==> inputs of 04-26 <==
Design pipelineProcessor, start of the top module:
module pipelineProcessor(
	input clk,
	input reset,
	output [31:0]  inst_addr,
	input  [31:0]  instr,
	output [31:0]  data_addr,
	output  [31:0]  data_out,
	output        mem_read,
	output          mem_write,
	input  [31:0]  data_in
	);
Settings: LEC_CHECK=0, ABC_AREA=1, CAP_MARGIN=0, CELL_PAD_IN_SITES_DETAIL_PLACEMENT=2, CELL_PAD_IN_SITES_GLOBAL_PLACEMENT=1, CORE_ASPECT_RATIO=1.1, CORE_MARGIN=7, CORE_UTILIZATION=58, CTS_CLUSTER_SIZE=13, GPL_ROUTABILITY_DRIVEN=0, GPL_TIMING_DRIVEN=1, HOLD_SLACK_MARGIN=0.13, SETUP_SLACK_MARGIN=2.16, SLEW_MARGIN=20; clock period 7.69 ns.
run.sh (not shown) runs the stock make flow with config.mk's settings and CLKGATE_MAP_FILE=.
==> 07-25: changes against 04-26 <==
Settings changed: ABC_AREA 1 to 0, CAP_MARGIN 0 to 30, CELL_PAD_IN_SITES_DETAIL_PLACEMENT 2 to unset, CELL_PAD_IN_SITES_GLOBAL_PLACEMENT 1 to unset, CORE_ASPECT_RATIO 1.1 to unset, CORE_UTILIZATION 58 to 26, CTS_CLUSTER_SIZE 13 to unset, GPL_ROUTABILITY_DRIVEN 0 to unset, GPL_TIMING_DRIVEN 1 to unset, HOLD_SLACK_MARGIN 0.13 to 0.1, PLACE_DENSITY_LB_ADDON set to 0.23, SETUP_SLACK_MARGIN 2.16 to unset.
==> flow/constraint.sdc (replaced) <==
create_clock -name core_clock -period 11.6 [get_ports {clk}]
set_input_delay 2.3200 -clock core_clock [delete_from_list [all_inputs] [get_ports {clk}]]
set_output_delay 2.3200 -clock core_clock [all_outputs]
set_load 0.01 [all_outputs]
==> 07-16: changes against 04-26 <==
Settings changed: ABC_AREA 1 to unset, CAP_MARGIN 0 to 5, CELL_PAD_IN_SITES_DETAIL_PLACEMENT 2 to 1, CELL_PAD_IN_SITES_GLOBAL_PLACEMENT 1 to unset, CORE_ASPECT_RATIO 1.1 to unset, CORE_UTILIZATION 58 to 40, CTS_CLUSTER_SIZE 13 to 91, GPL_ROUTABILITY_DRIVEN 0 to unset, GPL_TIMING_DRIVEN 1 to unset, HOLD_SLACK_MARGIN 0.13 to unset, SETUP_SLACK_MARGIN 2.16 to unset.
==> flow/constraint.sdc (replaced) <==
create_clock -name core_clock -period 9.0 [get_ports {clk}]
set_input_delay 1.8000 -clock core_clock [delete_from_list [all_inputs] [get_ports {clk}]]
set_output_delay 1.8000 -clock core_clock [all_outputs]
set_load 0.01 [all_outputs]
==> results <==
04-26 failed in 3_5_place_dp on DPL-0033. 07-25 finished clean. 07-16 went through all stages and came out clean. Against 07-25, the fmax of 07-16 is higher by 5.9%. Of 07-16 and 07-25, 07-16 has the higher core utilization (gap 15 points). In 07-16 the total power is higher than in 07-25, by 26%. Against 07-25, the cell count of 07-16 is smaller by 15%. In non-clock buffer count, 07-25 and 07-16 do not differ. Of 07-25 and 07-16, 07-16 has the higher clock power (gap about 19%, measured against 07-16). Between 07-16 and 07-25, the lower wire length is in 07-16 (gap about 7%, measured against 07-25). In 07-25 the clock skew is lower than in 07-16, by 0.0030 ns. Combinational power: 07-25 is lower than 07-16 (about 20%). Against 07-16, the register-to-register slack of 07-25 is higher by 2.1 ns.
==> figures <==
quantity                                                                            07-25           04-26                     07-16
Outcome                                                          timing/DRC/antenna clean  did not finish  timing/DRC/antenna clean
Last stage reached                                                                      -    3_5_place_dp                         -
Wire length of the first global-routing pass                                       337 mm               -                    320 mm
Sort of element at the start of the critical path                                    flop               -                      flop
Maximum clock path buffer count                                                         3               -                         3
Via-to-Cell Ratio                                                                    5.31               -                      6.30
Number of gates resized after cts                                                       0               -                         0
Post-Place Cell Area                                                           0.0740 mm²               -                0.0725 mm²
Startpoint of the most critical hold path                          IDEXPipeReg.memtoregEX               -  EXMEMPipeReg.memtoregMEM
Cell row count                                                                        187             134                       151
Worst min-delay path endpoint                                    EXMEMPipeReg.memtoregMEM               -     MEMWBPipeReg.memtoreg
AND/OR/NAND/NOR Cells, Area Fraction                                                5.56%           11.4%                     5.56%
Height of the die                                                                  525 µm          380 µm                    426 µm
Detailed-route wire length                                                         239 mm               -                    222 mm
Number of cell instances on the worst register-to-register path                        22               -                        19
CTS H-tree lvls                                                                         4               -                         4
Antenna violations before repair                                                       18               -                        10
Syn Inst Count                                                                       4544            7782                      4544
Static Leakage                                                                  0.0260 µW               -                 0.0258 µW
Post-DP HPWL                                                                       148 mm               -                    138 mm
Final hold vios                                                                         0               -                         0
Clock network fraction of design power                                              33.6%               -                     32.7%
Power is estimated from default activity; no workload was simulated.
